==> quartz <==
Design adc_processing, start of the top module:
module adc_processing #(
    parameter int SCALING_FACTOR = 310866,
    parameter int SHIFT_FACTOR   = 19,
    parameter int NEGATIVE_FACTOR = 12
) (
    input  logic        clk,
    input  logic        reset,
    input  logic        ready,
    input  logic [15:0] data,
    output logic [15:0] ave_data,
    output logic [15:0] scaled_adc_data
);
    localparam int SCALING_FACTOR_WIDTH = $clog2(SCALING_FACTOR) + 1;
    localparam int INTERMEDIATE_WIDTH = 16 + SCALING_FACTOR_WIDTH;
    logic [INTERMEDIATE_WIDTH-1:0] scaled_adc_data_temp; 
    logic [15:0] scaled_adc_data_pipe;
    averager #(
        .power(8),  
        .N(16)      
    ) AVERAGER (
        .reset(reset),
        .clk(clk),
        .EN(ready),
        .Din(data),
        .Q(ave_data)
    );
    always_ff @(posedge clk) begin
        if (reset) begin
            scaled_adc_data <= 0;
            scaled_adc_data_temp <= 0;
            scaled_adc_data_pipe <= 0;
        end
        else if (ready) begin
            scaled_adc_data_temp <= ave_data * SCALING_FACTOR;             
            scaled_adc_data_pipe <= scaled_adc_data_temp >> SHIFT_FACTOR;  
            scaled_adc_data      <= scaled_adc_data_pipe - 12;             
        end                                                
    end                                                    
endmodule
Settings: LEC_CHECK=0, ABC_AREA=1, CAP_MARGIN=20, CELL_PAD_IN_SITES_DETAIL_PLACEMENT=2, CELL_PAD_IN_SITES_GLOBAL_PLACEMENT=0, CORE_ASPECT_RATIO=0.75, CORE_MARGIN=2, CORE_UTILIZATION=48, CTS_CLUSTER_DIAMETER=203, CTS_CLUSTER_SIZE=28, GPL_ROUTABILITY_DRIVEN=1, HOLD_SLACK_MARGIN=-0.06, MAX_ROUTING_LAYER=met4, MIN_ROUTING_LAYER=met2, PLACE_DENSITY_LB_ADDON=0.09, SETUP_SLACK_MARGIN=-0.96, SLEW_MARGIN=10, TNS_END_PERCENT=25; clock period 10.7 ns.
run.sh (not shown) runs the stock make flow with config.mk's settings and CLKGATE_MAP_FILE=.
==> nickel: changes against quartz <==
==> flow/config.mk (replaced) <==
export PLATFORM = sky130hd
export DESIGN_NAME = adc_processing
export DESIGN_NICKNAME = adc_processing
export VERILOG_FILES = /design/flow/design.v
export SDC_FILE = /design/flow/constraint.sdc
export NUM_CORES = 4
export LEC_CHECK = 0
export ABC_AREA = 1
export CAP_MARGIN = 20
export CORE_MARGIN = 2
export CORE_UTILIZATION = 72
export CTS_CLUSTER_SIZE = 14
export PLACE_DENSITY_LB_ADDON = 0.15
export SETUP_SLACK_MARGIN = 1.3
export SLEW_MARGIN = 20
==> flow/constraint.sdc (replaced) <==
create_clock -name core_clock -period 4.43 [get_ports {clk}]
set_input_delay 0.8860 -clock core_clock [delete_from_list [all_inputs] [get_ports {clk}]]
set_output_delay 0.8860 -clock core_clock [all_outputs]
set_load 0.01 [all_outputs]
==> cedar: changes against quartz <==
==> flow/config.mk (replaced) <==
export PLATFORM = sky130hd
export DESIGN_NAME = adc_processing
export DESIGN_NICKNAME = adc_processing
export VERILOG_FILES = /design/flow/design.v
export SDC_FILE = /design/flow/constraint.sdc
export NUM_CORES = 4
export LEC_CHECK = 0
export ABC_AREA = 1
export CAP_MARGIN = 20
export CORE_ASPECT_RATIO = 1.17
export CORE_MARGIN = 2
export CORE_UTILIZATION = 72
export CTS_CLUSTER_SIZE = 14
export GPL_ROUTABILITY_DRIVEN = 0
export PLACE_DENSITY_LB_ADDON = 0.11
export SETUP_SLACK_MARGIN = 0.25
export SLEW_MARGIN = 25
==> flow/constraint.sdc (replaced) <==
create_clock -name core_clock -period 3.84 [get_ports {clk}]
set_input_delay 0.7680 -clock core_clock [delete_from_list [all_inputs] [get_ports {clk}]]
set_output_delay 0.7680 -clock core_clock [all_outputs]
set_load 0.01 [all_outputs]
==> qor summary <==
PnR worst setup slack: nickel -448.3 ps; cedar -1020 ps; quartz -
Most area-hungry cell class in the final design: nickel sequential cells; cedar sequential cells; quartz -
Hold Slack: nickel 442.5 ps; cedar 368.6 ps; quartz -
Number of signal-net inverters in the final layout: nickel 402; cedar 402; quartz -
Count of placed standard cells in the final layout, fillers left out: nickel 21680; cedar 21670; quartz -
Antenna violation net count after detailed routing: nickel 0; cedar 0; quartz -
Power of the clock network: nickel 0.0337 W; cedar 0.0377 W; quartz -
Kind of capture point of the worst setup path: nickel register; cedar register; quartz -
Area added between synthesis and finish: nickel 9.540%; cedar 9.625%; quartz -
Post-Place Cells: nickel 20980; cedar 21000; quartz 22120
Critical Path End: nickel scaled_adc_data_temp[32]$_SDFFE_PP0P_; cedar scaled_adc_data_temp[33]$_SDFFE_PP0P_; quartz -
Final max-slew violation count: nickel 0; cedar 0; quartz -
Max-cap violations: nickel 0; cedar 0; quartz -
Area used by multi-input combinational logic: nickel 0.05912 mm^2; cedar 0.05900 mm^2; quartz -
Inserted Clock Buffers: nickel 400; cedar 388; quartz 174
Post-placement setup slack: nickel -496.9 ps; cedar -1058 ps; quartz 4841 ps
Hold depth: nickel 2; cedar 3; quartz -
Outcome: nickel failed layout checks; cedar failed layout checks; quartz aborted with a tool error
Last stage reached: nickel -; cedar -; quartz 5_1_grt
Violated checks: nickel negative setup slack; cedar negative setup slack; quartz -
Total negative slack for setup checks: nickel -6093 ps; cedar -15020 ps; quartz -
No activity file was given, so power comes from the tool's default toggle rates.
